**flow/run.sh**
```bash
#!/bin/bash
# the make line also repeats each setting of config.mk as NAME=value (left out here)
make -C /OpenROAD-flow-scripts/flow DESIGN_CONFIG=/design/flow/config.mk WORK_HOME=/design/flow/orfs CLKGATE_MAP_FILE= finish
```
**flow/config.mk**
```make
export PLATFORM = sky130hd
export DESIGN_NAME = cordic_pipeline_rtl
export DESIGN_NICKNAME = cordic_pipeline_rtl
export VERILOG_FILES = /design/flow/design.v
export SDC_FILE = /design/flow/constraint.sdc
export NUM_CORES = 4
export LEC_CHECK = 0
export ABC_AREA = 1
export CAP_MARGIN = 20
export CORE_MARGIN = 2
export CORE_UTILIZATION = 72
export CTS_CLUSTER_DIAMETER = 34
export PLACE_DENSITY_LB_ADDON = 0.04
export SLEW_MARGIN = 20
```
**flow/constraint.sdc**
```tcl
create_clock -name core_clock -period 2.55 [get_ports {clock}]
set_input_delay 0.5100 -clock core_clock [delete_from_list [all_inputs] [get_ports {clock}]]
set_output_delay 0.5100 -clock core_clock [all_outputs]
set_load 0.01 [all_outputs]
```
**flow/design.v**
```verilog
module cordic_step ( clock, ce, sin_in, cos_in, angle_in, t_angle, atan,
sin_out, cos_out, angle_out, t_angle_out );
parameter integer step = 0;  
parameter integer W = 12;  
input clock, ce;
input signed [W-1:0] sin_in, cos_in, angle_in, t_angle, atan;
output reg signed [W-1:0] sin_out, cos_out, angle_out, t_angle_out;
always @ (posedge clock)
begin
if( ce == 1'b1 )
begin
if(t_angle >= angle_in)
begin
cos_out <= cos_in - (sin_in >>> step);
sin_out <= ((cos_in >>> step) + sin_in);
angle_out <= angle_in + atan;
end
else if (t_angle < angle_in)
begin
cos_out <= cos_in + (sin_in >>> step);
sin_out <= -(cos_in >>> step) + sin_in;
angle_out <= angle_in - atan;
end
t_angle_out <= t_angle;
end  
end
endmodule
module mul_Kn(clock, ce, value_in, value_out, t_angle );
parameter integer W = 12;  
parameter FXP_SHIFT = 10;  
input clock, ce;
input signed[W-1:0] value_in, t_angle;
output reg signed[W-1:0] value_out;
reg signed [2*W-1:0] val, val_0, val_2, val_4, val_5, val_7, val_7_9_d, val_9;  
reg signed [2*W-1:0] val_0_2, val_4_5, val_7_9, val_0_2_4_5, val_0_2_4_5_7_9;  
always @ (posedge clock)
begin
if( ce == 1'b1 )
begin
val = value_in; val_0 <= val; val_2 <= val << 2; val_4 <= val << 4;
val_5 <= val << 5; val_7 <= val << 7; val_9 <= val << 9;
val_0_2 <= val_0 - val_2; val_4_5 <= val_4 - val_5; val_7_9 <= val_7 + val_9;
val_0_2_4_5 <= val_0_2 + val_4_5;
val_7_9_d <= val_7_9;  
val_0_2_4_5_7_9 = val_0_2_4_5 + val_7_9_d;
value_out <= val_0_2_4_5_7_9 >>> FXP_SHIFT;
end
end
endmodule
module cordic_pipeline_rtl( clock, reset, ce, angle_in, sin_out, cos_out, valid_out );
parameter integer W = 12;  
parameter FXP_MUL = 1024;  
parameter PIPE_LATENCY = 15;  
input clock, reset, ce;
input signed [W-1:0] angle_in;  
output signed [W-1:0] sin_out, cos_out;
output valid_out;
wire signed [11:0] atan[0:10];  
assign atan[0] = 12'sd804;
assign atan[1] = 12'sd475;
assign atan[2] = 12'sd251;
assign atan[3] = 12'sd127;
assign atan[4] = 12'sd64;
assign atan[5] = 12'sd32;
assign atan[6] = 12'sd16;
assign atan[7] = 12'sd8;
assign atan[8] = 12'sd4;
assign atan[9] = 12'sd2;
assign atan[10] = 12'sd1;
wire signed [W-1:0] sin_tab [0:11];
wire signed [W-1:0] cos_tab [0:11];
wire signed [W-1:0] t_angle_tab [0:11];  
wire signed [W-1:0] angle_tab [0:11];
reg unsigned [4:0] valid_cnt;  
always@(posedge clock)
begin
if ( reset == 1'b0 )
valid_cnt <= PIPE_LATENCY;  
else
if( ( valid_cnt != 0 ) && ( ce == 1'b1 ) )
valid_cnt <= valid_cnt - 1;  
end
assign valid_out = ( valid_cnt == 0 )? 1'b1 : 1'b0;  
assign cos_tab[0] = 1.0 * FXP_MUL;
assign sin_tab[0] = 0;
assign angle_tab[0] = 0;
assign t_angle_tab[0] = angle_in;
cordic_step #(0) cordic_step_0 ( clock, ce, sin_tab[0], cos_tab[0], angle_tab[0], t_angle_tab[0], atan[0],
sin_tab[1], cos_tab[1], angle_tab[1], t_angle_tab[1] );
cordic_step #(1) cordic_step_1 ( clock, ce, sin_tab[1], cos_tab[1], angle_tab[1], t_angle_tab[1], atan[1],
sin_tab[2], cos_tab[2], angle_tab[2], t_angle_tab[2] );
cordic_step #(2) cordic_step_2 ( clock, ce, sin_tab[2], cos_tab[2], angle_tab[2], t_angle_tab[2], atan[2],
sin_tab[3], cos_tab[3], angle_tab[3], t_angle_tab[3] );
cordic_step #(3) cordic_step_3 ( clock, ce, sin_tab[3], cos_tab[3], angle_tab[3], t_angle_tab[3], atan[3],
sin_tab[4], cos_tab[4], angle_tab[4], t_angle_tab[4] );
cordic_step #(4) cordic_step_4 ( clock, ce, sin_tab[4], cos_tab[4], angle_tab[4], t_angle_tab[4], atan[4],
sin_tab[5], cos_tab[5], angle_tab[5], t_angle_tab[5] );
cordic_step #(5) cordic_step_5 ( clock, ce, sin_tab[5], cos_tab[5], angle_tab[5], t_angle_tab[5], atan[5],
sin_tab[6], cos_tab[6], angle_tab[6], t_angle_tab[6] );
cordic_step #(6) cordic_step_6 ( clock, ce, sin_tab[6], cos_tab[6], angle_tab[6], t_angle_tab[6], atan[6],
sin_tab[7], cos_tab[7], angle_tab[7], t_angle_tab[7] );
cordic_step #(7) cordic_step_7 ( clock, ce, sin_tab[7], cos_tab[7], angle_tab[7], t_angle_tab[7], atan[7],
sin_tab[8], cos_tab[8], angle_tab[8], t_angle_tab[8] );
cordic_step #(8) cordic_step_8 ( clock, ce, sin_tab[8], cos_tab[8], angle_tab[8], t_angle_tab[8], atan[8],
sin_tab[9], cos_tab[9], angle_tab[9], t_angle_tab[9] );
cordic_step #(9) cordic_step_9 ( clock, ce, sin_tab[9], cos_tab[9], angle_tab[9], t_angle_tab[9], atan[9],
sin_tab[10], cos_tab[10], angle_tab[10], t_angle_tab[10] );
cordic_step #(10)cordic_step_10( clock, ce, sin_tab[10], cos_tab[10], angle_tab[10], t_angle_tab[10],
atan[10], sin_tab[11], cos_tab[11], angle_tab[11], t_angle_tab[11] );
mul_Kn mul_Kn_sin ( clock, ce, sin_tab[11], sin_out, t_angle_tab[11] );
mul_Kn mul_Kn_cos ( clock, ce, cos_tab[11], cos_out, t_angle_tab[11] );
endmodule
```
==> flow_summary.toml, run 1 <==
# implementation run metrics
[outcome]
status = "aborted with a tool error"
failed_stage = "clock tree synthesis (4_1_cts)"
stop_error = "[ERROR DPL-0038] Utilization greater than 100%, impossible to legalize"

[synth]
ys_area_um2 = 35800
common_cells = "edfxtp_1 (591), nand2_1 (507), inv_1 (499), ha_1 (455), a21oi_1 (310)"
syn_avg_cell_area_um2 = 10.6
area_leaders = "edfxtp_1 (50%), ha_1 (16%), xor2_1 (6.5%)"
simple_gate_area_share_pct = 10.2
yosysTopAreaCell = "edfxtp_1"
ys_sh_aoi_pct = 8.41
ys.flops = 596
ff_type = "edfxtp_1"
syn_area_um2 = 35800
ys_types = 47
topCombFamilyByArea = "adder cells"
top_area_share_pct = 49.6
synthArstFlopShare_pct = 0
edf_count = 591
ys_sh_xor_pct = 8.40
synthCells = 3367
ys_sh_adder_pct = 17.5
floorplan.nets = 3866
ys_cells = 3367
yosysWarnings = 15
synth_seq_share_pct = 49.9
top_cell = "edfxtp_1"
muxShareOfSynthArea_pct = 0

[floorplan]
design.die.area_um2 = 51500
die_w_um = 227
die-height_um = 227
num_rows = 81
core_um2 = 49000
ioPinCount = 40
fp-utilization_pct = 73.1

[placement]
placed_area_um2 = 43800
dp_cells = 4762
gp_congestion = 0.914
port_buffers = 39
dp_hpwl_mm = 70.4
metrics by stage:
| stage | utilization [%] | setup slack (ns) | TNS [ns] |
|---|---|---|---|
| after detailed placement | 89.4 | -1.43 | -146.94 |
| after global placement | 89.4 | -1.11 | -99.24 |
| after floorplan | - | -0.860 | -49.60 |
==> inputs of run 2 (changes only) <==
ABC_AREA = default   (was 1)
CELL_PAD_IN_SITES_GLOBAL_PLACEMENT = 0   (was default)
CTS_CLUSTER_DIAMETER = default   (was 34)
CTS_CLUSTER_SIZE = 14   (was default)
GPL_TIMING_DRIVEN = 1   (was default)
HOLD_SLACK_MARGIN = 0.23   (was default)
PLACE_DENSITY_LB_ADDON = 0.12   (was 0.04)
clock period = 3.56 ns   (was 2.55 ns; I/O delays follow)
==> flow_summary.toml, run 2 <==
# physical design summary
[outcome]
status = "finished with violations"
so_faults = "setup timing"

[synth]
muxShareOfSynthArea_pct = 0.615
ys_sh_adder_pct = 17.8
syn_area_um2 = 35400
ff_type = "edfxtp_1"
common_cells = "edfxtp_1 (591), ha_1 (455), inv_1 (347), xnor2_1 (240), nor2_1 (200)"
ys_sh_xor_pct = 8.26
top_area_share_pct = 50.2
syn_avg_cell_area_um2 = 11.9
ys.flops = 596
ys_types = 98
topCombFamilyByArea = "adder cells"
ys_area_um2 = 35400
floorplan.nets = 3474
ys_sh_aoi_pct = 11.4
top_cell = "edfxtp_1"
synthArstFlopShare_pct = 0
edf_count = 591
simple_gate_area_share_pct = 7.26
synthCells = 2975
synth_seq_share_pct = 50.5
yosysTopAreaCell = "edfxtp_1"
area_leaders = "edfxtp_1 (50%), ha_1 (16%), xnor2_1 (5.9%)"
ys_cells = 2975
yosysWarnings = 15

[floorplan]
core_um2 = 48700
design.die.area_um2 = 50900
die_w_um = 226
num_rows = 81
die-height_um = 226
ioPinCount = 40
fp-utilization_pct = 72.6

[finish]
mi_logic_area_um2 = 18800
area_delta_synth_final_pct = 30.1
regArea_um2 = 17800
fillers = 1233
fin_util_pct = 94.4
final_nets = 4123

[worst_setup_path]
reg2regPathDepth = 18
cp_max_fo = 6
cp_top_family = "AND-OR/OR-AND gates"
critical_path_class = "flip-flop to flip-flop"
critPathBufInv = 1
crit_path_max_incr_delay_ns = 0.66
cp-start-kind = "flip-flop"
worstPathArrival_ns = 5.56
cp.depth = 18
r2r_end = "cordic_step_8.sin_out[11]"
r2r_start = "cordic_step_7.t_angle_out[1]"
crit_path_top_delay_cell = "o21bai_1"
crit_path_start = "cordic_step_7.t_angle_out[1]"
crit_path_end = "cordic_step_8.sin_out[11]"
critical_path.cell_chain = "ha_1 > a21o_1 > a21o_1 > a2111oi_4 > nor4b_2 > o21ai_1 > a31o_4 > nand2b_1 > xnor2_1 > ha_1 > buf_4 > a21oi_2 > o21bai_1 > a21oi_2 > o21bai_1 > nand4_1 > a31oi_1 > xnor3_1"
end_kind = "flip-flop"
rrSetupSlack_ns = -1.61
cp.required_ns = 3.95

[placement]
preCtsSetupSlack_ns = -0.521
port_buffers = 39
dp_hpwl_mm = 53.1
gp_congestion = 0.888

[sta]
hold_violations = 0
skew_ns = 0.0535
layout_worst_path_cycle_share_pct = 145
fin_tns_setup_ns = -68.44
rsz0062_at_grt = "true"
tightest_slew_ns = 1.31
min_period_ns = 5.17
setup_viol = 165
slew_headroom_pct = 12.0
fmaxAchievable_mhz = 193
slew_viol_final = 0
finalWorstSetupSlack_ns = -1.61

[global_route]
grt_overflow = 0
track_usage_pct = 36.9
grt_pass1_wl_mm = 145
grt_pass1_vias = 28500
grt_max_degree = 125
antenna_found_initial = 6

[clocking]
clockBufferDepth = 3
path_clk_slew_ns = 0.07
cts_tree = "yes"
cts_root_buffer = "clkbuf_16"
numCtsBuffers = 61
cts_num_sinks = 596
hold_buffers = 0
cts_max_level = 2
clock_latency_ns = 0.69

[routing]
vias = 30100
drc_errors = 0
wire_per_inst_um = 29.5
avgViaCountPerCell = 6.94
totalWireLength_mm = 128
drt-initial-drc-count = 3967
ant_nets = 0
dr.pass1.iters = 8

[worst_hold_path]
hp-start = "mul_Kn_cos.val_7_9[15]"
holdPathStages = 0
hp-class = "flip-flop to flip-flop"
hold_end = "mul_Kn_cos.val_7_9_d[15]"

[job]
warnings = 70
drv_cap = 0
[run 2: metal layers]
| layer | wire length [µm] | vias up | GRT usage [%] |
|---|---|---|---|
| li1 | - | 12000 | - |
| met1 | 38100 | 14100 | 35.5 |
| met2 | 60200 | 2782 | 69.7 |
| met3 | 13600 | 1254 | 6.01 |
| met4 | 16100 | 4 | 28.8 |
| met5 | 23 | - | 0 |
[run 2: layout make-up]
type                       count  area share, %
clock inverter                38          0.796
multi-input combinational   1990           40.8
antenna                        3         0.0163
sequential                   596           38.8
inverter                     352           2.95
clock buffer                  75           3.48
timing repair buffer         623           11.4
tap                          664           1.80
[run 2: what timing repair did]
action	4_1_cts	5_1_grt
setup endpoints to repair	106	153
buffers inserted	194	131
pin swaps	217	283
endpoints found under the hold margin	0	0
resized	238	334
gates cloned	1	1
[run 2: through the flow]
stage	hold slack [ns]	cell area, µm²	cells
after floorplan	0.400	35900	2975
after global placement	0.402	39800	4024
after detailed placement	0.405	39800	4024
after CTS	0.420	44000	4290
after global routing	0.429	46000	4339
final	0.421	46000	4341
==> inputs of run 3 (changes only) <==
CAP_MARGIN = 15   (was 20)
CELL_PAD_IN_SITES_DETAIL_PLACEMENT = 0   (was default)
CELL_PAD_IN_SITES_GLOBAL_PLACEMENT = 2   (was 0)
CORE_ASPECT_RATIO = 1.03   (was default)
CORE_MARGIN = 3   (was 2)
CORE_UTILIZATION = 68   (was 72)
CTS_CLUSTER_DIAMETER = 189   (was default)
CTS_CLUSTER_SIZE = default   (was 14)
GPL_ROUTABILITY_DRIVEN = 0   (was default)
GPL_TIMING_DRIVEN = 0   (was 1)
HOLD_SLACK_MARGIN = default   (was 0.23)
MIN_ROUTING_LAYER = met2   (was default)
PLACE_DENSITY_LB_ADDON = 0.09   (was 0.12)
SETUP_SLACK_MARGIN = -0.37   (was default)
clock period = 4.5 ns   (was 3.56 ns; I/O delays follow)
==> flow_summary.toml, run 3 <==
# implementation run metrics
[outcome]
status = "aborted with a tool error"
failed_stage = "global placement without I/O (3_1_place_gp_skip_io)"
stop_error = "[ERROR FLW-0024] Place density exceeds 1.0 (current PLACE_DENSITY_LB_ADDON =  0.09). Please check if the value of  PLACE_DENSITY_LB_ADDON is between 0 and 0.99."

[synth]
yosysTopAreaCell = "edfxtp_1"
muxShareOfSynthArea_pct = 0.615
syn_avg_cell_area_um2 = 11.9
synth_seq_share_pct = 50.5
synthCells = 2975
ys_sh_adder_pct = 17.8
topCombFamilyByArea = "adder cells"
ys_types = 98
yosysWarnings = 15
ys_sh_xor_pct = 8.26
ff_type = "edfxtp_1"
ys_sh_aoi_pct = 11.4
ys_area_um2 = 35400
ys_cells = 2975
simple_gate_area_share_pct = 7.26
top_area_share_pct = 50.2
common_cells = "edfxtp_1 (591), ha_1 (455), inv_1 (347), xnor2_1 (240), nor2_1 (200)"
area_leaders = "edfxtp_1 (50%), ha_1 (16%), xnor2_1 (5.9%)"
edf_count = 591
floorplan.nets = 3474
ys.flops = 596
top_cell = "edfxtp_1"
synthArstFlopShare_pct = 0
syn_area_um2 = 35400

[floorplan]
core_um2 = 51300
die-height_um = 237
num_rows = 84
die_w_um = 231
design.die.area_um2 = 54800
fp-utilization_pct = 69.0
==> inputs of run 4 (changes only) <==
CAP_MARGIN = 20   (was 15)
CELL_PAD_IN_SITES_DETAIL_PLACEMENT = default   (was 0)
CELL_PAD_IN_SITES_GLOBAL_PLACEMENT = default   (was 2)
CORE_ASPECT_RATIO = default   (was 1.03)
CORE_MARGIN = 2   (was 3)
CORE_UTILIZATION = 72   (was 68)
CTS_CLUSTER_DIAMETER = 34   (was 189)
GPL_ROUTABILITY_DRIVEN = default   (was 0)
GPL_TIMING_DRIVEN = default   (was 0)
MIN_ROUTING_LAYER = default   (was met2)
PLACE_DENSITY = 0.64   (was default)
PLACE_DENSITY_LB_ADDON = default   (was 0.09)
SETUP_SLACK_MARGIN = 0.83   (was -0.37)
SLEW_MARGIN = 5   (was 20)
clock period = 3.09 ns   (was 4.5 ns; I/O delays follow)
==> flow_summary.toml, run 4 <==
# implementation run metrics
[placement]
dp_hpwl_mm = 56.8
preCtsSetupSlack_ns = -1.03
dp_cells = 4189
gp_congestion = 0.913
port_buffers = 39

[synth]
edf_count = 591
top_cell = "edfxtp_1"
synthArstFlopShare_pct = 0
ys_sh_adder_pct = 17.8
syn_area_um2 = 35400
syn_avg_cell_area_um2 = 11.9
ys_sh_xor_pct = 8.26
ys_area_um2 = 35400
muxShareOfSynthArea_pct = 0.615
floorplan.nets = 3474
topCombFamilyByArea = "adder cells"
simple_gate_area_share_pct = 7.26
ff_type = "edfxtp_1"
ys.flops = 596
ys_sh_aoi_pct = 11.4
ys_types = 98
top_area_share_pct = 50.2
synthCells = 2975
synth_seq_share_pct = 50.5
yosysTopAreaCell = "edfxtp_1"
area_leaders = "edfxtp_1 (50%), ha_1 (16%), xnor2_1 (5.9%)"
yosysWarnings = 15
common_cells = "edfxtp_1 (591), ha_1 (455), inv_1 (347), xnor2_1 (240), nor2_1 (200)"
ys_cells = 2975

[floorplan]
fp-utilization_pct = 72.6
die-height_um = 226
core_um2 = 48700
ioPinCount = 40
die_w_um = 226
num_rows = 81
design.die.area_um2 = 50900

[outcome]
stop_error = "[ERROR DPL-0038] Utilization greater than 100%, impossible to legalize"
failed_stage = "clock tree synthesis (4_1_cts)"
status = "aborted with a tool error"
run 4: stage by stage:
step                      hold slack, ns  TNS [ns]  instance area (µm²)
after floorplan                    0.400    -25.33                36700
after global placement             0.401    -59.93                41800
after detailed placement           0.405    -79.62                41800
==> inputs of run 5 (changes only) <==
CELL_PAD_IN_SITES_GLOBAL_PLACEMENT = 0   (was default)
CTS_CLUSTER_DIAMETER = default   (was 34)
GPL_TIMING_DRIVEN = 1   (was default)
HOLD_SLACK_MARGIN = 0.23   (was default)
PLACE_DENSITY = default   (was 0.64)
PLACE_DENSITY_LB_ADDON = 0.12   (was default)
SETUP_SLACK_MARGIN = 0.61   (was 0.83)
SLEW_MARGIN = 20   (was 5)
clock period = 2.39 ns   (was 3.09 ns; I/O delays follow)
==> flow_summary.toml, run 5 <==
# implementation run metrics
[synth]
top_cell = "edfxtp_1"
ys_types = 98
simple_gate_area_share_pct = 7.26
muxShareOfSynthArea_pct = 0.615
topCombFamilyByArea = "adder cells"
syn_area_um2 = 35400
edf_count = 591
synth_seq_share_pct = 50.5
synthArstFlopShare_pct = 0
floorplan.nets = 3474
yosysTopAreaCell = "edfxtp_1"
syn_avg_cell_area_um2 = 11.9
ys.flops = 596
ys_area_um2 = 35400
common_cells = "edfxtp_1 (591), ha_1 (455), inv_1 (347), xnor2_1 (240), nor2_1 (200)"
ys_sh_adder_pct = 17.8
ys_sh_aoi_pct = 11.4
top_area_share_pct = 50.2
ys_cells = 2975
synthCells = 2975
area_leaders = "edfxtp_1 (50%), ha_1 (16%), xnor2_1 (5.9%)"
ys_sh_xor_pct = 8.26
yosysWarnings = 15
ff_type = "edfxtp_1"

[floorplan]
num_rows = 81
die-height_um = 226
die_w_um = 226
design.die.area_um2 = 50900
fp-utilization_pct = 72.6
ioPinCount = 40
core_um2 = 48700

[placement]
placed_area_um2 = 43600
port_buffers = 39
dp_hpwl_mm = 63.6
gp_congestion = 0.901

[outcome]
status = "aborted with a tool error"
failed_stage = "clock tree synthesis (4_1_cts)"
stop_error = "[ERROR DPL-0038] Utilization greater than 100%, impossible to legalize"
[run 5: stage by stage]
| stage | hold slack (ns) | worst slack (ns) | cells | utilization, % |
|---|---|---|---|---|
| floorplan | 0.400 | -1.39 | 2975 | - |
| detailed placement | 0.405 | -1.86 | 4394 | 89.5 |
| global placement | 0.401 | -1.60 | 4394 | 89.5 |
==> inputs of run 6 (changes only) <==
ABC_AREA = 1   (was default)
CELL_PAD_IN_SITES_GLOBAL_PLACEMENT = default   (was 0)
CORE_ASPECT_RATIO = 0.5   (was default)
CORE_UTILIZATION = 70   (was 72)
CTS_CLUSTER_DIAMETER = 399   (was default)
GPL_TIMING_DRIVEN = default   (was 1)
HOLD_SLACK_MARGIN = default   (was 0.23)
PLACE_DENSITY = 0.64   (was default)
PLACE_DENSITY_LB_ADDON = default   (was 0.12)
SETUP_SLACK_MARGIN = 1.1   (was 0.61)
clock period = 3.73 ns   (was 2.39 ns; I/O delays follow)
==> flow_summary.toml, run 6 <==
# physical design summary
[floorplan]
fp-utilization_pct = 71.0
core_um2 = 50400
num_rows = 58
die-height_um = 164
design.die.area_um2 = 53000
die_w_um = 324
ioPinCount = 40

[worst_hold_path]
hold_end = "mul_Kn_sin.val_0[9]"
holdPathStages = 0
hp-class = "flip-flop to flip-flop"
hp-start = "cordic_step_10.sin_out[9]"

[worst_setup_path]
cp-start-kind = "flip-flop"
cp.depth = 22
rrSetupSlack_ns = -0.48
crit_path_frequent_cell = "nand2_1"
cp_top_family = "AND-OR/OR-AND gates"
r2r_end = "cordic_step_5.sin_out[11]"
crit_path_start = "cordic_step_4.t_angle_out[3]"
critical_path.cell_chain = "ha_4 > a21oi_2 > o21ai_2 > nand3_2 > o2111ai_4 > buf_4 > nand2_8 > nand2_8 > nor2_1 > xor2_1 > ha_1 > a21oi_1 > nand2_1 > a21oi_2 > nor2_1 > o21ai_1 > nand2_1 > nand2_1 > nand2_1 > a21oi_2 > nand3b_1 > nand2_1"
r2r_start = "cordic_step_4.t_angle_out[3]"
cp_max_fo = 7
worstPathArrival_ns = 4.57
cp.required_ns = 4.09
reg2regPathDepth = 22
end_kind = "flip-flop"
critical_path_class = "flip-flop to flip-flop"
crit_path_end = "cordic_step_5.sin_out[11]"
critPathBufInv = 1
crit_path_max_incr_delay_ns = 0.44
crit_path_top_delay_cell = "edfxtp_1"

[global_route]
grt_pass1_wl_mm = 115
grt_overflow = 0
grt_max_degree = 86
track_usage_pct = 26.7
antenna_found_initial = 0
grt_pass1_vias = 25300

[finish]
mi_logic_area_um2 = 19800
fillers = 1866
area_delta_synth_final_pct = 27.5
regArea_um2 = 17800
final_nets = 4284
fin_util_pct = 90.5

[routing]
drt-initial-drc-count = 2825
vias = 27500
antenna_cells = 0
drc_errors = 0
dr.pass1.iters = 8
totalWireLength_mm = 95.3
ant_nets = 0
avgViaCountPerCell = 6.10
wire_per_inst_um = 21.1

[synth]
ys_sh_xor_pct = 8.40
ys.flops = 596
yosysWarnings = 15
syn_area_um2 = 35800
yosysTopAreaCell = "edfxtp_1"
topCombFamilyByArea = "adder cells"
ff_type = "edfxtp_1"
simple_gate_area_share_pct = 10.2
floorplan.nets = 3866
ys_sh_aoi_pct = 8.41
edf_count = 591
ys_types = 47
top_cell = "edfxtp_1"
common_cells = "edfxtp_1 (591), nand2_1 (507), inv_1 (499), ha_1 (455), a21oi_1 (310)"
area_leaders = "edfxtp_1 (50%), ha_1 (16%), xor2_1 (6.5%)"
ys_cells = 3367
synthArstFlopShare_pct = 0
muxShareOfSynthArea_pct = 0
ys_sh_adder_pct = 17.5
ys_area_um2 = 35800
top_area_share_pct = 49.6
synth_seq_share_pct = 49.9
synthCells = 3367
syn_avg_cell_area_um2 = 10.6

[sta]
rsz0062_at_grt = "true"
layout_worst_path_cycle_share_pct = 113
slew_viol_final = 0
skew_ns = 0.0255
finalWorstSetupSlack_ns = -0.480
fmaxAchievable_mhz = 238
tightest_slew_ns = 0.700
hold_violations = 0
slew_headroom_pct = 53.3
setup_viol = 16
min_period_ns = 4.21

[clocking]
numCtsBuffers = 52
hold_buffers = 0
cts_tree = "yes"
path_clk_slew_ns = 0.07
cts_max_level = 2
clockBufferDepth = 3
clock_latency_ns = 0.63
cts_root_buffer = "clkbuf_16"
cts_num_sinks = 596

[placement]
gp_congestion = 0.887
dp_hpwl_mm = 45.0
port_buffers = 39

[outcome]
so_faults = "setup timing"
status = "finished with violations"

[job]
drv_cap = 0
warnings = 66
run 6: per-layer routing:
layer / vias up / part of all wire [%] / GRT usage [%]
met5: - / 0 / 0
met4: 0 / 6.5 / 8.88
met3: 536 / 6.0 / 3.55
met2: 1475 / 52 / 52.4
met1: 13100 / 36 / 29.9
li1: 12400 / - / -
run 6: final cells by class:
cell class / instances / share of cell area (%)
sequential: 596 / 39.1
tap: 690 / 1.89
timing repair buffer: 386 / 7.60
multi-input combinational: 2249 / 43.3
clock buffer: 68 / 3.12
inverter: 500 / 4.34
clock inverter: 27 / 0.584
run 6: what timing repair did:
item / CTS / global route
setup buffers: 199 / 128
resized: 236 / 442
setup endpoints to repair: 221 / 247
gates cloned: 3 / 1
pin swaps: 164 / 315
run 6: through the flow:
step	TNS [ns]	worst slack [ns]	cells	hold WS [ns]	instance area, µm²
after floorplan	0	0.320	3367	0.400	37000
after global placement	0	0.138	4090	0.400	38200
after detailed placement	-0.0447	-0.0447	4090	0.405	38200
after CTS	0	0.259	4387	0.421	42500
after global routing	-4.69	-0.555	4516	0.424	45600
final	-1.76	-0.480	4516	0.421	45600
==> inputs of run 7 (changes only) <==
CORE_ASPECT_RATIO = default   (was 0.5)
CORE_UTILIZATION = 72   (was 70)
CTS_CLUSTER_DIAMETER = 392   (was 399)
CTS_CLUSTER_SIZE = 100   (was default)
PLACE_DENSITY = 0.36   (was 0.64)
SETUP_SLACK_MARGIN = default   (was 1.1)
clock period = 3.17 ns   (was 3.73 ns; I/O delays follow)
==> flow_summary.toml, run 7 <==
# implementation run metrics
[floorplan]
die_w_um = 227
num_rows = 81
design.die.area_um2 = 51500
die-height_um = 227
core_um2 = 49000
fp-utilization_pct = 73.1
ioPinCount = 40

[synth]
synth_seq_share_pct = 49.9
ys_cells = 3367
ys_sh_adder_pct = 17.5
ys_sh_xor_pct = 8.40
muxShareOfSynthArea_pct = 0
ys_sh_aoi_pct = 8.41
ys_area_um2 = 35800
yosysWarnings = 15
simple_gate_area_share_pct = 10.2
ys.flops = 596
ff_type = "edfxtp_1"
synthCells = 3367
floorplan.nets = 3866
ys_types = 47
top_area_share_pct = 49.6
topCombFamilyByArea = "adder cells"
syn_avg_cell_area_um2 = 10.6
edf_count = 591
synthArstFlopShare_pct = 0
common_cells = "edfxtp_1 (591), nand2_1 (507), inv_1 (499), ha_1 (455), a21oi_1 (310)"
area_leaders = "edfxtp_1 (50%), ha_1 (16%), xor2_1 (6.5%)"
yosysTopAreaCell = "edfxtp_1"
syn_area_um2 = 35800
top_cell = "edfxtp_1"

[clocking]
cts_root_buffer = "clkbuf_16"
numCtsBuffers = 9
cts_num_sinks = 596
cts_max_level = 1
clockBufferDepth = 3

[placement]
gp_congestion = 0.956
preCtsSetupSlack_ns = -0.611
port_buffers = 39
placed_area_um2 = 41000
dp_hpwl_mm = 58.1

[outcome]
failed_stage = "global routing (5_1_grt)"
status = "aborted with a tool error"
stop_error = "[ERROR DPL-0038] Utilization greater than 100%, impossible to legalize"
-- run 7: timing repair --
action,in CTS
endpoints found under the setup margin,123
pin swaps,207
cloned,2
resized,476
buffers inserted,124
hold buffers,0
-- run 7: stage by stage --
stage                     TNS (ns)  std cells  hold slack, ns
after global placement      -13.34       4523           0.401
after detailed placement    -29.00       4523           0.405
after floorplan             -0.927       3367           0.400
after CTS                   -10.93       4646           0.461
==> inputs of run 8 (changes only) <==
ABC_AREA = default   (was 1)
CAP_MARGIN = 15   (was 20)
CELL_PAD_IN_SITES_DETAIL_PLACEMENT = 0   (was default)
CELL_PAD_IN_SITES_GLOBAL_PLACEMENT = 3   (was default)
CORE_ASPECT_RATIO = 1.33   (was default)
CORE_MARGIN = 3   (was 2)
CORE_UTILIZATION = 54   (was 72)
CTS_CLUSTER_DIAMETER = 189   (was 392)
CTS_CLUSTER_SIZE = default   (was 100)
GPL_ROUTABILITY_DRIVEN = 1   (was default)
GPL_TIMING_DRIVEN = 0   (was default)
HOLD_SLACK_MARGIN = 0.02   (was default)
MIN_ROUTING_LAYER = met2   (was default)
PLACE_DENSITY = default   (was 0.36)
PLACE_DENSITY_LB_ADDON = 0.09   (was default)
SETUP_SLACK_MARGIN = -0.37   (was default)
SLEW_MARGIN = 40   (was 20)
clock period = 4.5 ns   (was 3.17 ns; I/O delays follow)
==> flow_summary.toml, run 8 <==
# implementation run metrics
[synth]
ys.flops = 596
top_cell = "edfxtp_1"
top_area_share_pct = 50.2
simple_gate_area_share_pct = 7.26
floorplan.nets = 3474
ys_sh_aoi_pct = 11.4
ys_types = 98
edf_count = 591
syn_area_um2 = 35400
common_cells = "edfxtp_1 (591), ha_1 (455), inv_1 (347), xnor2_1 (240), nor2_1 (200)"
ys_sh_xor_pct = 8.26
ff_type = "edfxtp_1"
yosysWarnings = 15
ys_cells = 2975
ys_area_um2 = 35400
synth_seq_share_pct = 50.5
muxShareOfSynthArea_pct = 0.615
synthCells = 2975
area_leaders = "edfxtp_1 (50%), ha_1 (16%), xnor2_1 (5.9%)"
syn_avg_cell_area_um2 = 11.9
ys_sh_adder_pct = 17.8
synthArstFlopShare_pct = 0
yosysTopAreaCell = "edfxtp_1"
topCombFamilyByArea = "adder cells"

[floorplan]
die-height_um = 301
die_w_um = 228
fp-utilization_pct = 54.9
design.die.area_um2 = 68600
num_rows = 107
core_um2 = 64400

[outcome]
stop_error = "[ERROR FLW-0024] Place density exceeds 1.0 (current PLACE_DENSITY_LB_ADDON =  0.09). Please check if the value of  PLACE_DENSITY_LB_ADDON is between 0 and 0.99."
failed_stage = "global placement without I/O (3_1_place_gp_skip_io)"
status = "aborted with a tool error"
==> inputs of run 9 (changes only) <==
CAP_MARGIN = 20   (was 15)
CELL_PAD_IN_SITES_DETAIL_PLACEMENT = default   (was 0)
CELL_PAD_IN_SITES_GLOBAL_PLACEMENT = default   (was 3)
CORE_ASPECT_RATIO = default   (was 1.33)
CORE_MARGIN = 2   (was 3)
CORE_UTILIZATION = 40   (was 54)
CTS_CLUSTER_DIAMETER = default   (was 189)
GPL_ROUTABILITY_DRIVEN = default   (was 1)
GPL_TIMING_DRIVEN = default   (was 0)
HOLD_SLACK_MARGIN = default   (was 0.02)
MIN_ROUTING_LAYER = default   (was met2)
PLACE_DENSITY_LB_ADDON = default   (was 0.09)
SETUP_SLACK_MARGIN = 1.19   (was -0.37)
SLEW_MARGIN = 20   (was 40)
clock period = 4.26 ns   (was 4.5 ns; I/O delays follow)
==> flow_summary.toml, run 9 <==
# physical design summary
[sta]
hold_violations = 0
slew_headroom_pct = 49.6
slew_viol_final = 0
setup_viol = 0
min_period_ns = 4.01
layout_worst_path_cycle_share_pct = 94.1
fin_tns_setup_ns = 0
tightest_slew_ns = 0.749
skew_ns = 0.0359
rsz0062_at_grt = "true"
fmaxAchievable_mhz = 249

[worst_setup_path]
r2r_end = "cordic_step_8.sin_out[10]"
cp-start-kind = "flip-flop"
crit_path_start = "cordic_step_7.angle_out[1]"
rrSetupSlack_ns = 0.25
crit_path_top_delay_cell = "edfxtp_1"
critPathBufInv = 3
reg2regPathDepth = 21
crit_path_end = "cordic_step_8.sin_out[10]"
cp.required_ns = 4.61
r2r_start = "cordic_step_7.angle_out[1]"
critical_path_class = "flip-flop to flip-flop"
cp_max_fo = 6
cp_top_family = "AND-OR/OR-AND gates"
crit_path_max_incr_delay_ns = 0.40
worstPathArrival_ns = 4.36
critical_path.cell_chain = "inv_1 > ha_1 > a21o_1 > a21o_1 > a2111oi_4 > nor4b_2 > o21ai_2 > a31o_4 > buf_6 > buf_6 > o21ai_4 > fa_2 > a21o_1 > a21oi_2 > o21bai_1 > a21oi_2 > o21bai_1 > a21oi_2 > o21bai_1 > a21oi_1 > xnor2_1"
cp.depth = 21
end_kind = "flip-flop"

[routing]
drc_errors = 0
ant_nets = 0
wire_per_inst_um = 15.1
vias = 23100
avgViaCountPerCell = 4.96
totalWireLength_mm = 70.4
drt-initial-drc-count = 1050
dr.pass1.iters = 5
antenna_cells = 0

[synth]
yosysWarnings = 15
synthArstFlopShare_pct = 0
top_area_share_pct = 50.2
ys_sh_xor_pct = 8.26
muxShareOfSynthArea_pct = 0.615
synthCells = 2975
simple_gate_area_share_pct = 7.26
area_leaders = "edfxtp_1 (50%), ha_1 (16%), xnor2_1 (5.9%)"
syn_area_um2 = 35400
top_cell = "edfxtp_1"
edf_count = 591
common_cells = "edfxtp_1 (591), ha_1 (455), inv_1 (347), xnor2_1 (240), nor2_1 (200)"
syn_avg_cell_area_um2 = 11.9
ys.flops = 596
ys_area_um2 = 35400
ys_cells = 2975
topCombFamilyByArea = "adder cells"
floorplan.nets = 3474
ys_sh_adder_pct = 17.8
ff_type = "edfxtp_1"
synth_seq_share_pct = 50.5
yosysTopAreaCell = "edfxtp_1"
ys_sh_aoi_pct = 11.4
ys_types = 98

[clocking]
clockBufferDepth = 3
cts_tree = "yes"
cts_root_buffer = "clkbuf_16"
path_clk_slew_ns = 0.06
cts_num_sinks = 596
numCtsBuffers = 70
hold_buffers = 0
cts_max_level = 3
clock_latency_ns = 0.62

[finish]
area_delta_synth_final_pct = 27.8
fillers = 7288
final_nets = 3938

[placement]
dp_hpwl_mm = 47.1
gp_congestion = 0.829
port_buffers = 39

[outcome]
status = "no timing/DRC/antenna violations"

[floorplan]
ioPinCount = 40
die_w_um = 301
fp-utilization_pct = 40.2
core_um2 = 88000
design.die.area_um2 = 90800
die-height_um = 301
num_rows = 109

[worst_hold_path]
hold_end = "mul_Kn_cos.val_7[7]"
hp-start = "cordic_step_10.cos_out[0]"
hp-class = "flip-flop to flip-flop"
holdPathStages = 0

[job]
drv_cap = 0
warnings = 65

[global_route]
grt_pass1_wl_mm = 114
grt_max_degree = 116
grt_overflow = 0
track_usage_pct = 15.1
grt_pass1_vias = 24400
antenna_found_initial = 0
-- run 9: final cells by class --
| class | count | area (µm²) | share of cell area [%] |
|---|---|---|---|
| repair buffers | 429 | 3870 | 8.56 |
| flip-flops and latches | 596 | 17800 | 39.5 |
| clock inverters | 40 | 352 | 0.778 |
| multi-input cells | 1990 | 18500 | 40.8 |
| inverters | 352 | 1370 | 3.02 |
| clock buffers | 86 | 1850 | 4.10 |
| well taps | 1165 | 1460 | 3.22 |
-- run 9: timing repair --
action                     CTS  global route
gates cloned                 2             0
setup buffers              231           130
setup endpoints to repair  185           203
pin swaps                  212           221
resized                    171           264
-- run 9: through the flow --
| stage | std cells | hold slack (ns) | utilization [%] | area (µm²) | setup slack (ns) |
|---|---|---|---|---|---|
| 2_1_floorplan | 2975 | 0.400 | - | 36200 | 0.483 |
| 3_3_place_gp | 4169 | 0.401 | 43.3 | 38100 | 0.0694 |
| 3_5_place_dp | 4169 | 0.405 | 43.3 | 38100 | 0.00110 |
| 4_1_cts | 4528 | 0.412 | 48.8 | 43000 | 0.232 |
| 5_1_grt | 4658 | 0.414 | 51.4 | 45200 | 0.0441 |
| 6_report | 4658 | 0.410 | 51.4 | 45200 | 0.251 |
-- run 9: metal layers --
layer | vias up | wire length [µm] | GRT usage (%)
li1 | 11600 | - | -
met1 | 11100 | 27100 | 15.7
met2 | 285 | 39200 | 30.1
met3 | 146 | 1850 | 2.33
met4 | 0 | 2270 | 5.83
met5 | - | 0 | 0
==> inputs of run 10 (changes only) <==
ABC_AREA = 1   (was default)
CAP_MARGIN = 40   (was 20)
CELL_PAD_IN_SITES_DETAIL_PLACEMENT = 2   (was default)
CELL_PAD_IN_SITES_GLOBAL_PLACEMENT = 0   (was default)
CORE_ASPECT_RATIO = 0.72   (was default)
CORE_MARGIN = 6   (was 2)
CTS_CLUSTER_DIAMETER = 304   (was default)
GPL_TIMING_DRIVEN = 1   (was default)
PLACE_DENSITY_LB_ADDON = 0.1   (was default)
SETUP_SLACK_MARGIN = default   (was 1.19)
TNS_END_PERCENT = 70   (was default)
clock period = 5.12 ns   (was 4.26 ns; I/O delays follow)
==> flow_summary.toml, run 10 <==
# physical design summary
[clocking]
cts_max_level = 3
hold_buffers = 0
clockBufferDepth = 3
clock_latency_ns = 0.62
cts_num_sinks = 596
path_clk_slew_ns = 0.06
cts_tree = "yes"
cts_root_buffer = "clkbuf_16"
numCtsBuffers = 68

[routing]
drc_errors = 0
wire_per_inst_um = 19.3
vias = 24200
antenna_cells = 0
totalWireLength_mm = 90.9
avgViaCountPerCell = 5.14
dr.pass1.iters = 5
drt-initial-drc-count = 849
ant_nets = 0

[sta]
setup_viol = 0
fin_tns_setup_ns = 0
slew_viol_final = 0
hold_violations = 0
skew_ns = 0.0270
slew_headroom_pct = 43.6
min_period_ns = 4.65
tightest_slew_ns = 0.846
rsz0062_at_grt = "false"
layout_worst_path_cycle_share_pct = 90.8
fmaxAchievable_mhz = 215
finalWorstSetupSlack_ns = 0.469

[placement]
port_buffers = 39
gp_congestion = 0.806
preCtsSetupSlack_ns = 0.274
dp_hpwl_mm = 70.0
placed_area_um2 = 37700

[synth]
topCombFamilyByArea = "adder cells"
ff_type = "edfxtp_1"
floorplan.nets = 3866
muxShareOfSynthArea_pct = 0
ys_cells = 3367
ys.flops = 596
ys_sh_adder_pct = 17.5
top_area_share_pct = 49.6
syn_avg_cell_area_um2 = 10.6
synthArstFlopShare_pct = 0
ys_sh_xor_pct = 8.40
ys_area_um2 = 35800
area_leaders = "edfxtp_1 (50%), ha_1 (16%), xor2_1 (6.5%)"
synth_seq_share_pct = 49.9
simple_gate_area_share_pct = 10.2
edf_count = 591
common_cells = "edfxtp_1 (591), nand2_1 (507), inv_1 (499), ha_1 (455), a21oi_1 (310)"
syn_area_um2 = 35800
synthCells = 3367
ys_types = 47
yosysTopAreaCell = "edfxtp_1"
top_cell = "edfxtp_1"
yosysWarnings = 15
ys_sh_aoi_pct = 8.41

[worst_setup_path]
cp_top_family = "AND-OR/OR-AND gates"
r2r_end = "cordic_step_6.sin_out[10]"
crit_path_start = "cordic_step_5.t_angle_out[3]"
r2r_start = "cordic_step_5.t_angle_out[3]"
worstPathArrival_ns = 5.02
rrSetupSlack_ns = 0.47
critPathBufInv = 1
critical_path.cell_chain = "ha_1 > a21oi_1 > o21ai_0 > nand3_1 > o2111ai_1 > or2_2 > nand2_2 > clkinvlp_4 > o21ai_0 > fa_1 > a21oi_1 > nor2_1 > nor2_1 > o21ai_0 > a21oi_1 > o21ai_0 > nand2_1 > nand2_1 > a21oi_1 > xnor2_1"
crit_path_top_delay_cell = "edfxtp_1"
cp.depth = 20
cp_max_fo = 10
crit_path_end = "cordic_step_6.sin_out[10]"
cp.required_ns = 5.49
end_kind = "flip-flop"
cp-start-kind = "flip-flop"
crit_path_max_incr_delay_ns = 0.43
reg2regPathDepth = 20
critical_path_class = "flip-flop to flip-flop"

[floorplan]
fp-utilization_pct = 40.6
num_rows = 92
core_um2 = 88100
ioPinCount = 40
design.die.area_um2 = 96900
die_w_um = 364
die-height_um = 266

[global_route]
antenna_found_initial = 0
grt_overflow = 0
grt_max_degree = 110
grt_pass1_vias = 28200
grt_pass1_wl_mm = 148
track_usage_pct = 18.7

[outcome]
status = "no timing/DRC/antenna violations"

[worst_hold_path]
hp-class = "flip-flop to flip-flop"
hp-start = "cordic_step_10.cos_out[9]"
holdPathStages = 0
hold_end = "mul_Kn_cos.val_7[16]"

[job]
drv_cap = 0
warnings = 64

[finish]
fin_util_pct = 45.4
final_nets = 3973
area_delta_synth_final_pct = 11.8
postLayoutCellArea_um2 = 40000
==> run 10: stage by stage <==
| step | instances | hold WS (ns) |
|---|---|---|
| 3_5_place_dp | 4576 | 0.406 |
| 3_3_place_gp | 4576 | 0.402 |
| 2_1_floorplan | 3367 | 0.400 |
| 5_1_grt | 4698 | 0.422 |
| 4_1_cts | 4695 | 0.410 |
| 6_report | 4698 | 0.419 |
==> run 10: layout make-up <==
cell class                      instances  area [µm²]
Clock buffer                           83        1800
Tap cell                             1175        1470
Inverter                              500        1880
Clock inverter                         36         429
Sequential cell                       596       17800
Fill cell                            9080       48100
Timing Repair Buffer                   63         626
Multi-Input combinational cell       2245       15900
==> run 10: metal layers <==
layer / wire length [µm] / GRT usage [%]
met5: 0 / 0
met4: 2340 / 5.09
met3: 2260 / 2.92
met2: 48300 / 36.0
met1: 37900 / 21.3
==> run 10: timing repair <==
action	CTS	global route
buffers inserted	0	3
endpoints found under the hold margin	0	0
endpoints found under the setup margin	0	2
gates resized	0	1
==> inputs of run 11 (changes only) <==
ABC_AREA = default   (was 1)
CAP_MARGIN = 20   (was 40)
CELL_PAD_IN_SITES_DETAIL_PLACEMENT = default   (was 2)
CELL_PAD_IN_SITES_GLOBAL_PLACEMENT = default   (was 0)
CORE_ASPECT_RATIO = default   (was 0.72)
CORE_MARGIN = 2   (was 6)
CORE_UTILIZATION = 65   (was 40)
CTS_CLUSTER_DIAMETER = default   (was 304)
GPL_TIMING_DRIVEN = default   (was 1)
PLACE_DENSITY_LB_ADDON = default   (was 0.1)
TNS_END_PERCENT = default   (was 70)
clock period = 3.54 ns   (was 5.12 ns; I/O delays follow)
==> flow_summary.toml, run 11 <==
# physical design summary
[clocking]
cts_max_level = 3
cts_root_buffer = "clkbuf_16"
clock_latency_ns = 0.61
path_clk_slew_ns = 0.06
cts_tree = "yes"
hold_buffers = 0
cts_num_sinks = 596
numCtsBuffers = 67
clockBufferDepth = 3

[floorplan]
design.die.area_um2 = 56300
core_um2 = 53800
ioPinCount = 40
die_w_um = 237
num_rows = 85
die-height_um = 237
fp-utilization_pct = 65.7

[worst_setup_path]
cp-start-kind = "flip-flop"
end_kind = "flip-flop"
cp.depth = 20
rrSetupSlack_ns = -0.58
critical_path.cell_chain = "inv_2 > ha_4 > a21o_1 > a21o_1 > a21o_1 > a21o_1 > a211oi_2 > a2bb2oi_2 > a21oi_4 > buf_6 > buf_8 > ha_4 > a21oi_4 > o21bai_1 > a21oi_2 > o21bai_1 > a21oi_2 > o21bai_1 > a21oi_1 > xnor2_1"
critPathBufInv = 3
cp.required_ns = 3.90
crit_path_max_incr_delay_ns = 0.42
r2r_end = "cordic_step_2.angle_out[10]"
cp_max_fo = 6
crit_path_frequent_cell = "a21o_1"
reg2regPathDepth = 20
critical_path_class = "flip-flop to flip-flop"
worstPathArrival_ns = 4.48
r2r_start = "cordic_step_1.angle_out[1]"
crit_path_start = "cordic_step_1.angle_out[1]"
cp_top_family = "AND-OR/OR-AND gates"
crit_path_end = "cordic_step_2.angle_out[10]"
crit_path_top_delay_cell = "edfxtp_1"

[synth]
top_cell = "edfxtp_1"
ys_types = 98
ys_sh_aoi_pct = 11.4
syn_area_um2 = 35400
edf_count = 591
synth_seq_share_pct = 50.5
simple_gate_area_share_pct = 7.26
synthArstFlopShare_pct = 0
common_cells = "edfxtp_1 (591), ha_1 (455), inv_1 (347), xnor2_1 (240), nor2_1 (200)"
ys_area_um2 = 35400
synthCells = 2975
topCombFamilyByArea = "adder cells"
yosysWarnings = 15
syn_avg_cell_area_um2 = 11.9
top_area_share_pct = 50.2
ys_cells = 2975
muxShareOfSynthArea_pct = 0.615
floorplan.nets = 3474
ys_sh_xor_pct = 8.26
ys.flops = 596
ff_type = "edfxtp_1"
yosysTopAreaCell = "edfxtp_1"
ys_sh_adder_pct = 17.8
area_leaders = "edfxtp_1 (50%), ha_1 (16%), xnor2_1 (5.9%)"

[worst_hold_path]
hp-start = "mul_Kn_cos.val_7_9[14]"
hold_end = "mul_Kn_cos.val_7_9_d[14]"
hp-class = "flip-flop to flip-flop"
holdPathStages = 0

[sta]
layout_worst_path_cycle_share_pct = 116
slew_viol_final = 0
min_period_ns = 4.12
setup_viol = 102
tightest_slew_ns = 0.726
slew_headroom_pct = 51.6
rsz0062_at_grt = "true"
fin_worst_hold_slack_ns = 0.412
skew_ns = 0.0319
finalWorstSetupSlack_ns = -0.580
hold_violations = 0
fin_tns_setup_ns = -23.30
fmaxAchievable_mhz = 243

[finish]
fin_util_pct = 84.7
area_delta_synth_final_pct = 28.8
mi_logic_area_um2 = 18300
fillers = 2617
regArea_um2 = 17800
final_nets = 4123
final_cell_count_no_fill = 4369

[routing]
vias = 25000
drt-initial-drc-count = 1285
avgViaCountPerCell = 5.72
dr.pass1.iters = 5
totalWireLength_mm = 80.5
ant_nets = 0
antenna_cells = 0
wire_per_inst_um = 18.4
drc_errors = 0

[global_route]
grt_overflow = 0
grt_pass1_wl_mm = 122
grt_max_degree = 104
antenna_found_initial = 0
grt_pass1_vias = 26400
track_usage_pct = 26.8

[placement]
dp_cells = 4083
port_buffers = 39
gp_congestion = 0.862
dp_hpwl_mm = 51.5

[outcome]
so_faults = "setup timing"
status = "finished with violations"

[job]
warnings = 67
drv_cap = 0
run 11: per-layer routing:
layer | track usage [%] | vias up | wire length, µm
met4 | 14.3 | 0 | 4250
li1 | - | 12000 | -
met3 | 3.57 | 267 | 2530
met2 | 54.1 | 562 | 45200
met1 | 25.8 | 12200 | 28500
met5 | 0 | - | 0
run 11: area by class of cell:
cell class | count | share of cell area (%)
clock inverter | 30 | 0.519
sequential | 596 | 39.2
multi-input combinational | 1990 | 40.2
clock buffer | 88 | 3.99
inverter | 352 | 2.98
tap | 696 | 1.91
timing repair buffer | 617 | 11.2
run 11: stage by stage:
step	area, µm²	setup slack (ns)
after floorplan	35900	-0.269
after global placement	40100	-0.418
after detailed placement	40100	-0.547
after CTS	44100	-0.400
after global routing	45600	-0.704
final	45600	-0.580
run 11: repair_timing:
| action | CTS | global route |
|---|---|---|
| resized | 186 | 271 |
| pin swaps | 184 | 219 |
| endpoints found under the setup margin | 99 | 129 |
| setup buffers | 146 | 88 |
==> inputs of run 12 (changes only) <==
CELL_PAD_IN_SITES_GLOBAL_PLACEMENT = 0   (was default)
CORE_UTILIZATION = 72   (was 65)
GPL_TIMING_DRIVEN = 1   (was default)
HOLD_SLACK_MARGIN = 0.23   (was default)
PLACE_DENSITY_LB_ADDON = 0.12   (was default)
SETUP_SLACK_MARGIN = 0.64   (was default)
clock period = 2.44 ns   (was 3.54 ns; I/O delays follow)
==> flow_summary.toml, run 12 <==
# implementation run metrics
[outcome]
status = "aborted with a tool error"
failed_stage = "clock tree synthesis (4_1_cts)"
stop_error = "[ERROR DPL-0038] Utilization greater than 100%, impossible to legalize"

[floorplan]
die-height_um = 226
fp-utilization_pct = 72.6
design.die.area_um2 = 50900
die_w_um = 226
num_rows = 81
core_um2 = 48700
ioPinCount = 40

[placement]
port_buffers = 39
gp_congestion = 0.898
dp_hpwl_mm = 62.8

[synth]
syn_area_um2 = 35400
yosysTopAreaCell = "edfxtp_1"
synthArstFlopShare_pct = 0
top_area_share_pct = 50.2
topCombFamilyByArea = "adder cells"
floorplan.nets = 3474
area_leaders = "edfxtp_1 (50%), ha_1 (16%), xnor2_1 (5.9%)"
yosysWarnings = 15
ys_area_um2 = 35400
ys_cells = 2975
simple_gate_area_share_pct = 7.26
ys_sh_adder_pct = 17.8
ff_type = "edfxtp_1"
ys.flops = 596
ys_sh_xor_pct = 8.26
ys_types = 98
edf_count = 591
ys_sh_aoi_pct = 11.4
syn_avg_cell_area_um2 = 11.9
muxShareOfSynthArea_pct = 0.615
top_cell = "edfxtp_1"
synth_seq_share_pct = 50.5
synthCells = 2975
common_cells = "edfxtp_1 (591), ha_1 (455), inv_1 (347), xnor2_1 (240), nor2_1 (200)"
## run 12: metrics by stage
stage	setup slack, ns	setup TNS, ns	area [µm²]	hold WS [ns]	cells
detailed placement	-1.79	-235.71	43400	0.405	4367
floorplan	-1.34	-131.82	36800	0.400	2975
global placement	-1.54	-196.17	43400	0.400	4367
==> inputs of run 13 (changes only) <==
CAP_MARGIN = 40   (was 20)
CELL_PAD_IN_SITES_GLOBAL_PLACEMENT = default   (was 0)
CORE_UTILIZATION = 70   (was 72)
CTS_CLUSTER_SIZE = 24   (was default)
GPL_TIMING_DRIVEN = default   (was 1)
HOLD_SLACK_MARGIN = default   (was 0.23)
PLACE_DENSITY_LB_ADDON = default   (was 0.12)
SETUP_SLACK_MARGIN = 0.32   (was 0.64)
clock period = 1.99 ns   (was 2.44 ns; I/O delays follow)
==> flow_summary.toml, run 13 <==
# implementation run metrics
[synth]
ys_types = 98
top_cell = "edfxtp_1"
yosysTopAreaCell = "edfxtp_1"
floorplan.nets = 3474
area_leaders = "edfxtp_1 (50%), ha_1 (16%), xnor2_1 (5.9%)"
common_cells = "edfxtp_1 (591), ha_1 (455), inv_1 (347), xnor2_1 (240), nor2_1 (200)"
edf_count = 591
muxShareOfSynthArea_pct = 0.615
ys_cells = 2975
ff_type = "edfxtp_1"
syn_area_um2 = 35400
yosysWarnings = 15
top_area_share_pct = 50.2
ys_sh_aoi_pct = 11.4
ys_sh_xor_pct = 8.26
topCombFamilyByArea = "adder cells"
synthArstFlopShare_pct = 0
ys_sh_adder_pct = 17.8
syn_avg_cell_area_um2 = 11.9
simple_gate_area_share_pct = 7.26
synthCells = 2975
ys.flops = 596
ys_area_um2 = 35400
synth_seq_share_pct = 50.5

[placement]
port_buffers = 39
gp_congestion = 0.902
dp_hpwl_mm = 66.6
placed_area_um2 = 44200

[floorplan]
die_w_um = 229
num_rows = 82
core_um2 = 50100
die-height_um = 229
ioPinCount = 40
design.die.area_um2 = 52300
fp-utilization_pct = 70.7

[outcome]
failed_stage = "clock tree synthesis (4_1_cts)"
status = "aborted with a tool error"
stop_error = "[ERROR DPL-0033] detailed placement checks failed during check placement."
-- run 13: through the flow --
stage          utilization [%]  hold WS [ns]  worst slack, ns  cells  TNS [ns]
3_3_place_gp              88.3         0.401            -1.99   4482   -328.42
3_5_place_dp              88.3         0.405            -2.27   4482   -374.41
2_1_floorplan                -         0.400            -1.79   2975   -251.50
==> inputs of run 14 (changes only) <==
ABC_AREA = 1   (was default)
CAP_MARGIN = 20   (was 40)
CORE_UTILIZATION = 72   (was 70)
CTS_CLUSTER_SIZE = default   (was 24)
PLACE_DENSITY = 0.64   (was default)
SETUP_SLACK_MARGIN = -0.22   (was 0.32)
clock period = 3.24 ns   (was 1.99 ns; I/O delays follow)
==> flow_summary.toml, run 14 <==
# implementation run metrics
[synth]
ys_sh_xor_pct = 8.40
ys_sh_adder_pct = 17.5
top_area_share_pct = 49.6
ys_sh_aoi_pct = 8.41
common_cells = "edfxtp_1 (591), nand2_1 (507), inv_1 (499), ha_1 (455), a21oi_1 (310)"
floorplan.nets = 3866
top_cell = "edfxtp_1"
topCombFamilyByArea = "adder cells"
yosysTopAreaCell = "edfxtp_1"
area_leaders = "edfxtp_1 (50%), ha_1 (16%), xor2_1 (6.5%)"
ys.flops = 596
ys_types = 47
ff_type = "edfxtp_1"
ys_area_um2 = 35800
edf_count = 591
yosysWarnings = 15
synthCells = 3367
synthArstFlopShare_pct = 0
syn_avg_cell_area_um2 = 10.6
simple_gate_area_share_pct = 10.2
syn_area_um2 = 35800
muxShareOfSynthArea_pct = 0
synth_seq_share_pct = 49.9
ys_cells = 3367

[clocking]
clockBufferDepth = 3
hold_buffers = 0
numCtsBuffers = 61
cts_root_buffer = "clkbuf_16"
cts_num_sinks = 596
cts_max_level = 2

[global_route]
grt_overflow = 3033
track_usage_pct = 94.4

[placement]
dp_hpwl_mm = 57.4
preCtsSetupSlack_ns = -0.698
gp_congestion = 0.958
dp_cells = 4501
port_buffers = 39
placed_area_um2 = 40500

[outcome]
status = "aborted with a tool error"
failed_stage = "global routing (5_1_grt)"
stop_error = "[ERROR GRT-0232] Routing congestion too high. Check the congestion heatmap in the GUI."

[floorplan]
num_rows = 81
design.die.area_um2 = 51500
ioPinCount = 40
fp-utilization_pct = 73.1
die-height_um = 227
die_w_um = 227
core_um2 = 49000
[run 14: metal layers]
layer  overflow  track usage, %
met1         24            85.2
met2       2298             121
met3         30            71.5
met4        678             109
met5          3            35.2
[run 14: what timing repair did]
action	4_1_cts
endpoints found under the setup margin	97
resized	248
setup buffers	57
cloned	2
pin swaps	76
[run 14: stage by stage]
| step | utilization (%) | setup TNS (ns) |
|---|---|---|
| CTS | 89.7 | -13.30 |
| floorplan | - | -3.49 |
| global placement | 82.8 | -15.92 |
| detailed placement | 82.8 | -34.96 |
==> inputs of run 15 (changes only) <==
ABC_AREA = default   (was 1)
CAP_MARGIN = 35   (was 20)
CTS_CLUSTER_DIAMETER = 34   (was default)
CTS_CLUSTER_SIZE = 20   (was default)
PLACE_DENSITY = default   (was 0.64)
SETUP_SLACK_MARGIN = default   (was -0.22)
clock period = 2.58 ns   (was 3.24 ns; I/O delays follow)
==> flow_summary.toml, run 15 <==
# implementation run metrics
[floorplan]
die_w_um = 226
num_rows = 81
die-height_um = 226
ioPinCount = 40
fp-utilization_pct = 72.6
design.die.area_um2 = 50900
core_um2 = 48700

[synth]
synthArstFlopShare_pct = 0
ys_types = 98
ff_type = "edfxtp_1"
top_cell = "edfxtp_1"
syn_area_um2 = 35400
ys.flops = 596
topCombFamilyByArea = "adder cells"
yosysWarnings = 15
syn_avg_cell_area_um2 = 11.9
ys_sh_aoi_pct = 11.4
muxShareOfSynthArea_pct = 0.615
edf_count = 591
area_leaders = "edfxtp_1 (50%), ha_1 (16%), xnor2_1 (5.9%)"
common_cells = "edfxtp_1 (591), ha_1 (455), inv_1 (347), xnor2_1 (240), nor2_1 (200)"
ys_sh_xor_pct = 8.26
yosysTopAreaCell = "edfxtp_1"
synth_seq_share_pct = 50.5
ys_area_um2 = 35400
simple_gate_area_share_pct = 7.26
floorplan.nets = 3474
ys_cells = 2975
top_area_share_pct = 50.2
synthCells = 2975
ys_sh_adder_pct = 17.8

[outcome]
failed_stage = "clock tree synthesis (4_1_cts)"
status = "aborted with a tool error"
stop_error = "[ERROR DPL-0038] Utilization greater than 100%, impossible to legalize"

[placement]
port_buffers = 39
gp_congestion = 0.922
dp_hpwl_mm = 62.1
[run 15: metrics by stage]
stage / hold WS (ns) / area (µm²) / std cells / setup slack [ns]
3_5_place_dp: 0.405 / 43000 / 4352 / -1.66
3_3_place_gp: 0.400 / 43000 / 4352 / -1.42
2_1_floorplan: 0.400 / 36600 / 2975 / -1.20
==> inputs of run 16 (changes only) <==
CAP_MARGIN = 20   (was 35)
CORE_UTILIZATION = 70   (was 72)
CTS_CLUSTER_DIAMETER = default   (was 34)
CTS_CLUSTER_SIZE = 40   (was 20)
SETUP_SLACK_MARGIN = 1.2   (was default)
clock period = 4.5 ns   (was 2.58 ns; I/O delays follow)
==> flow_summary.toml, run 16 <==
# physical design summary
[outcome]
status = "no timing/DRC/antenna violations"

[routing]
totalWireLength_mm = 103
avgViaCountPerCell = 6.45
vias = 27100
dr.pass1.iters = 5
wire_per_inst_um = 24.4
antenna_cells = 0
drc_errors = 0
ant_nets = 0
drt-initial-drc-count = 2555

[synth]
edf_count = 591
common_cells = "edfxtp_1 (591), ha_1 (455), inv_1 (347), xnor2_1 (240), nor2_1 (200)"
topCombFamilyByArea = "adder cells"
ys_types = 98
ys_sh_xor_pct = 8.26
muxShareOfSynthArea_pct = 0.615
ys_sh_aoi_pct = 11.4
top_cell = "edfxtp_1"
simple_gate_area_share_pct = 7.26
synthArstFlopShare_pct = 0
area_leaders = "edfxtp_1 (50%), ha_1 (16%), xnor2_1 (5.9%)"
top_area_share_pct = 50.2
ys_area_um2 = 35400
ys_cells = 2975
yosysTopAreaCell = "edfxtp_1"
syn_avg_cell_area_um2 = 11.9
ys_sh_adder_pct = 17.8
syn_area_um2 = 35400
synth_seq_share_pct = 50.5
floorplan.nets = 3474
synthCells = 2975
yosysWarnings = 15
ff_type = "edfxtp_1"
ys.flops = 596

[worst_setup_path]
worstPathArrival_ns = 4.81
crit_path_end = "cordic_step_5.cos_out[10]"
crit_path_top_delay_cell = "a22oi_1"
crit_path_max_incr_delay_ns = 0.44
cp_max_fo = 7
cp-start-kind = "flip-flop"
critical_path_class = "flip-flop to flip-flop"
cp.depth = 20
reg2regPathDepth = 20
critPathBufInv = 4
cp_top_family = "AND-OR/OR-AND gates"
r2r_end = "cordic_step_5.cos_out[10]"
cp.required_ns = 4.90
crit_path_start = "cordic_step_4.angle_out[10]"
rrSetupSlack_ns = 0.09
end_kind = "flip-flop"
critical_path.cell_chain = "inv_1 > ha_1 > and4_1 > a22oi_1 > a41oi_4 > buf_6 > buf_8 > nor2_4 > xnor2_2 > ha_1 > buf_6 > nor2b_4 > o21ai_2 > a21boi_2 > o21ai_2 > a21boi_2 > o21ai_2 > a21boi_2 > mux2i_1 > nand2_1"
r2r_start = "cordic_step_4.angle_out[10]"

[global_route]
grt_pass1_vias = 25700
grt_pass1_wl_mm = 124
grt_overflow = 0
track_usage_pct = 29.2
grt_max_degree = 119
antenna_found_initial = 0

[floorplan]
num_rows = 82
die-height_um = 229
core_um2 = 50100
design.die.area_um2 = 52300
fp-utilization_pct = 70.7
die_w_um = 229
ioPinCount = 40

[worst_hold_path]
hp-class = "flip-flop to flip-flop"
holdPathStages = 0
hp-start = "cordic_step_10.cos_out[5]"
hold_end = "mul_Kn_cos.val_7[12]"

[sta]
slew_headroom_pct = 47.5
layout_worst_path_cycle_share_pct = 97.9
tightest_slew_ns = 0.780
setup_viol = 0
slew_viol_final = 0
hold_violations = 0
skew_ns = 0.0239
fin_tns_setup_ns = 0
rsz0062_at_grt = "true"
min_period_ns = 4.41
fin_worst_hold_slack_ns = 0.416
fmaxAchievable_mhz = 227

[job]
warnings = 69
drv_cap = 0

[finish]
area_delta_synth_final_pct = 29.2
final_nets = 3973

[clocking]
clockBufferDepth = 3
cts_max_level = 2
path_clk_slew_ns = 0.07
cts_tree = "yes"
clock_latency_ns = 0.66
numCtsBuffers = 60
cts_num_sinks = 596
cts_root_buffer = "clkbuf_16"

[placement]
gp_congestion = 0.836
port_buffers = 39
dp_hpwl_mm = 48.2
-- run 16: what timing repair did --
action	in CTS	in global routing
gates cloned	2	0
hold buffers	0	0
setup buffers	246	169
resized	297	349
setup endpoints to repair	160	168
pin swaps	214	285
-- run 16: layout make-up --
type | instances | area, µm²
clock buffers | 71 | 1600
clock inverters | 42 | 546
fillers | 1676 | 4360
inverters | 352 | 1380
multi-input cells | 1991 | 19200
flip-flops and latches | 596 | 17800
well taps | 672 | 841
repair buffers | 472 | 4260
repair inverters | 1 | 16.3
-- run 16: metal layers --
layer | track usage, % | vias up | part of all wire (%)
met5 | 0 | - | 0
met4 | 17.3 | 0 | 8.9
met3 | 3.39 | 688 | 6.5
met2 | 57.6 | 1657 | 53
met1 | 29.2 | 13000 | 32
li1 | - | 11700 | -
-- run 16: per-stage QoR --
stage                     setup slack [ns]  util [%]  cell area, µm²  cells
after floorplan                      0.690         -           36100   2975
after global placement               0.135      74.4           37300   3667
after detailed placement            0.0722      74.4           37300   3667
after CTS                            0.490      85.3           42700   4028
after global routing               0.00106      91.3           45700   4197
final                               0.0933      91.3           45700   4197
